// mips16_core
module mips16_core(
	input clk,
	input rst,  
	output [9:0] imem_addr,
	input [15:0] imem_rdata,
	output [9:0] dmem_addr,
	output dmem_we,
	output [15:0] dmem_wdata,
	input [15:0] dmem_rdata,
	input [15:0] in_data,
	output rf_we,
	output [4:0] rf_waddr,
	output [15:0] rf_wdata
	);
	wire ramWriteEN, regWriteEN, ZFlag, JFlag;
	wire [1:0] selA, selB, selC;
	wire [15:0] muxAout, muxBout, muxCout;
	wire [9:0] Caddr, ramAddress;
	wire [15:0] Instruction;
	wire [15:0] regAdata, regBdata;
	wire [3:0] ALUop;
	wire [15:0] ALUout;
	wire [9:0] Immediate;
	wire [15:0] ramBdata;
	wire [4:0] regAread, regBread, regwrite;
	wire [1:0] microcount;
	microcounter micro(.clk(clk), .Clear(rst), .count(microcount));
	wire ramclk = (microcount == 2'b00);  
	wire regclk = (microcount == 2'b01);  
	wire instrclk = (microcount == 2'b10);  
	PCOUNTER programcounter(
		.clk(clk),
		.En(instrclk),
		.Jaddr(muxBout[9:0]),  
		.Jflag(JFlag),
		.Caddr(Caddr),
		.Clear(rst)
		);
	assign imem_addr = Caddr;
	assign Instruction = imem_rdata;
	CTRLUNIT controlunit(
		.Instruction(Instruction),  
		.ZFlag(ZFlag),  
		.JFlag(JFlag),
		.RamWriteEN(ramWriteEN),
		.RamAddr(ramAddress),
		.ALUCtrl(ALUop),
		.RegWriteEN(regWriteEN),
		.RegWriteAddr(regwrite),
		.RegAddrA(regAread),
		.RegAddrB(regBread),
		.Immediate(Immediate),
		.MuxA(selA),
		.MuxB(selB),
		.MuxC(selC)
		);
	MUX3 muxA(
		.Ain(regAdata),
		.Bin({6'd0, Caddr}),
		.Cin(in_data),
		.Select(selA),
		.Output(muxAout)
		);
	MUX3 muxB(
		.Ain(regBdata),
		.Bin(ramBdata),
		.Cin({6'd0, Immediate}),
		.Select(selB),
		.Output(muxBout)
		);
	MUX3 muxC(
		.Ain({6'd0, Caddr}),
		.Bin({6'd0, ramAddress}),
		.Cin(muxAout),
		.Select(selC),
		.Output(muxCout)
		);
	ALU arithmaticlogic(
		.Ain(muxAout),  
		.Bin(muxBout),  
		.MODE(ALUop),  
		.ALUout(ALUout),
		.FLAGzero(ZFlag)
		);
	REGFILE registers(
		.clk(clk),
		.En(regclk),
		.Reset(rst),
		.Write(regWriteEN),
		.Waddr(regwrite),
		.Wdata(ALUout),
		.Aaddr(regAread),
		.Adata(regAdata),  
		.Baddr(regBread),
		.Bdata(regBdata)  
		);
	assign dmem_addr = muxCout[9:0];
	assign dmem_we = ramclk & ramWriteEN;
  ...
Size: ~550 flip-flops, ~110 I/O pins, roughly 0.046 mm² of cells after synthesis.
export LEC_CHECK = 0
export ABC_AREA = 1
export CAP_MARGIN = 20
export CORE_MARGIN = 2
export CORE_UTILIZATION = 72
export CTS_CLUSTER_DIAMETER = 400
export PLACE_DENSITY = 0.77
export SLEW_MARGIN = 20
create_clock -name core_clock -period 23.2 [get_ports {clk}]
run.sh (not shown) runs the stock make flow with config.mk's settings and CLKGATE_MAP_FILE=.
The starting point aborted during global routing (5_1_grt).
==> next run, changes <==
- ABC_AREA: 1 -> unset
- CORE_UTILIZATION: 72 -> 66
- CTS_CLUSTER_DIAMETER: 400 -> unset
- MAX_ROUTING_LAYER: unset -> met4
- PLACE_DENSITY: 0.77 -> unset
- clock period: 23.2 -> 40.9 ns (I/O delays scaled with it)
What happened:
- The new run did not get past global routing (5_1_grt), error GRT-0232
- die size increases by about 11%
- area after synthesis increases by 1.7%
- synthesized cell count decreases by 14%
==> next run, changes <==
- ABC_AREA: unset -> 1
- CORE_UTILIZATION: 66 -> 58
- MAX_ROUTING_LAYER: met4 -> unset
- clock period: 40.9 -> 36.5 ns (I/O delays scaled with it)
Outcome: With this change the flow completed, yet does not pass: negative setup slack; die size climbs by roughly a tenth; synthesized cell count is higher by about a fifth; synthesized area shrinks slightly.
==> next run, changes <==
- ABC_AREA: 1 -> unset
- CORE_UTILIZATION: 58 -> 40
- clock period: 36.5 -> 28.0 ns (I/O delays scaled with it)
=>
- The new run completed, yet does not pass: negative setup slack
- synthesized cell count went down by 14%
- final cell count climbs by 0.71%
- design area increases by 7.0%
- global-route usage went down by 5.3 points
- die size climbs by 47%
- non-clock buffer count rose by 505
- critical path depth came out lower by 59
- sequential share of layout area shrinks by 1.7 points

---

mips16_core again, from the RTL that the note above started with.
Settings: LEC_CHECK=0, ABC_AREA=1, CAP_MARGIN=20, CELL_PAD_IN_SITES_GLOBAL_PLACEMENT=1, CORE_ASPECT_RATIO=0.61, CORE_MARGIN=2, CORE_UTILIZATION=40, CTS_CLUSTER_SIZE=20, GPL_ROUTABILITY_DRIVEN=1, GPL_TIMING_DRIVEN=0, MIN_ROUTING_LAYER=met1, SETUP_SLACK_MARGIN=4.82, SLEW_MARGIN=20, TNS_END_PERCENT=75; clock period 72.2 ns.
Next try:
==> flow/config.mk (replaced) <==
export PLATFORM = sky130hd
export DESIGN_NAME = mips16_core
export DESIGN_NICKNAME = mips16_core
export VERILOG_FILES = /design/flow/design.v
export SDC_FILE = /design/flow/constraint.sdc
export NUM_CORES = 4
export LEC_CHECK = 0
export CAP_MARGIN = 20
export CORE_MARGIN = 2
export CORE_UTILIZATION = 47
export SLEW_MARGIN = 20
==> flow/constraint.sdc (replaced) <==
create_clock -name core_clock -period 32.2 [get_ports {clk}]
set_input_delay 6.4400 -clock core_clock [delete_from_list [all_inputs] [get_ports {clk}]]
set_output_delay 6.4400 -clock core_clock [all_outputs]
set_load 0.01 [all_outputs]
The new run ran to the end with violations: negative setup slack.
Core utilization increases by 19 points.
Via count rose by 8.0%.
Sequential cell count does not change.
Final cell count came out lower by 0.46%.
Cell area rose by 24%.
First-iteration DRC count goes up by 1.0%.
Routed wire length stays flat.
Setup slack loses 23000 ps.
Die area decreases by 13%.
Next try:
--- a/flow/config.mk
+++ b/flow/config.mk
@@ -7,5 +7,7 @@
 export LEC_CHECK = 0
+export ABC_AREA = 1
 export CAP_MARGIN = 20
 export CORE_MARGIN = 2
-export CORE_UTILIZATION = 47
+export CORE_UTILIZATION = 72
+export PLACE_DENSITY = 0.4
 export SLEW_MARGIN = 20
==> flow/constraint.sdc (replaced) <==
create_clock -name core_clock -period 20.2 [get_ports {clk}]
set_input_delay 4.0400 -clock core_clock [delete_from_list [all_inputs] [get_ports {clk}]]
set_output_delay 4.0400 -clock core_clock [all_outputs]
set_load 0.01 [all_outputs]
The changed run died in global routing, error GRT-0116.
Die size shrinks by 35%.
Synthesized area is lower by 1.6%.
Synthesized cell count grows by 16%.
Next try:
--- a/flow/config.mk
+++ b/flow/config.mk
@@ -11,3 +11,5 @@
 export CORE_UTILIZATION = 72
-export PLACE_DENSITY = 0.4
+export CTS_CLUSTER_DIAMETER = 400
+export CTS_CLUSTER_SIZE = 10
+export PLACE_DENSITY = 0.36
 export SLEW_MARGIN = 20
==> flow/constraint.sdc (replaced) <==
create_clock -name core_clock -period 23.2 [get_ports {clk}]
set_input_delay 4.6400 -clock core_clock [delete_from_list [all_inputs] [get_ports {clk}]]
set_output_delay 4.6400 -clock core_clock [all_outputs]
set_load 0.01 [all_outputs]
What happened: The new run failed in global routing on GRT-0116. Area after synthesis does not change. Die area does not change. Synthesized cell count is unchanged.
Next try:
==> flow/config.mk (replaced) <==
export PLATFORM = sky130hd
export DESIGN_NAME = mips16_core
export DESIGN_NICKNAME = mips16_core
export VERILOG_FILES = /design/flow/design.v
export SDC_FILE = /design/flow/constraint.sdc
export NUM_CORES = 4
export LEC_CHECK = 0
export CAP_MARGIN = 20
export CORE_MARGIN = 2
export CORE_UTILIZATION = 50
export HOLD_SLACK_MARGIN = 0.3
export SLEW_MARGIN = 20
==> flow/constraint.sdc (replaced) <==
create_clock -name core_clock -period 36.1 [get_ports {clk}]
set_input_delay 7.2200 -clock core_clock [delete_from_list [all_inputs] [get_ports {clk}]]
set_output_delay 7.2200 -clock core_clock [all_outputs]
set_load 0.01 [all_outputs]
Outcome:
- With this change the flow reached the layout checks and failed them: negative setup slack
- synthesized cell count falls by 14%
- die size increases by 46%
- synthesized area goes up by 1.7%
Next try:
--- a/flow/config.mk
+++ b/flow/config.mk
@@ -7,6 +7,8 @@
 export LEC_CHECK = 0
+export ABC_AREA = 1
 export CAP_MARGIN = 20
 export CORE_MARGIN = 2
-export CORE_UTILIZATION = 50
-export HOLD_SLACK_MARGIN = 0.3
+export CORE_UTILIZATION = 64
+export CTS_CLUSTER_SIZE = 95
+export PLACE_DENSITY = 0.35
 export SLEW_MARGIN = 20
==> flow/constraint.sdc (replaced) <==
create_clock -name core_clock -period 38.0 [get_ports {clk}]
set_input_delay 7.6000 -clock core_clock [delete_from_list [all_inputs] [get_ports {clk}]]
set_output_delay 7.6000 -clock core_clock [all_outputs]
set_load 0.01 [all_outputs]
Outcome: This time the run did not get past global routing; die size fell by about a fifth; synthesized cell count rose by about a fifth; area after synthesis fell slightly.
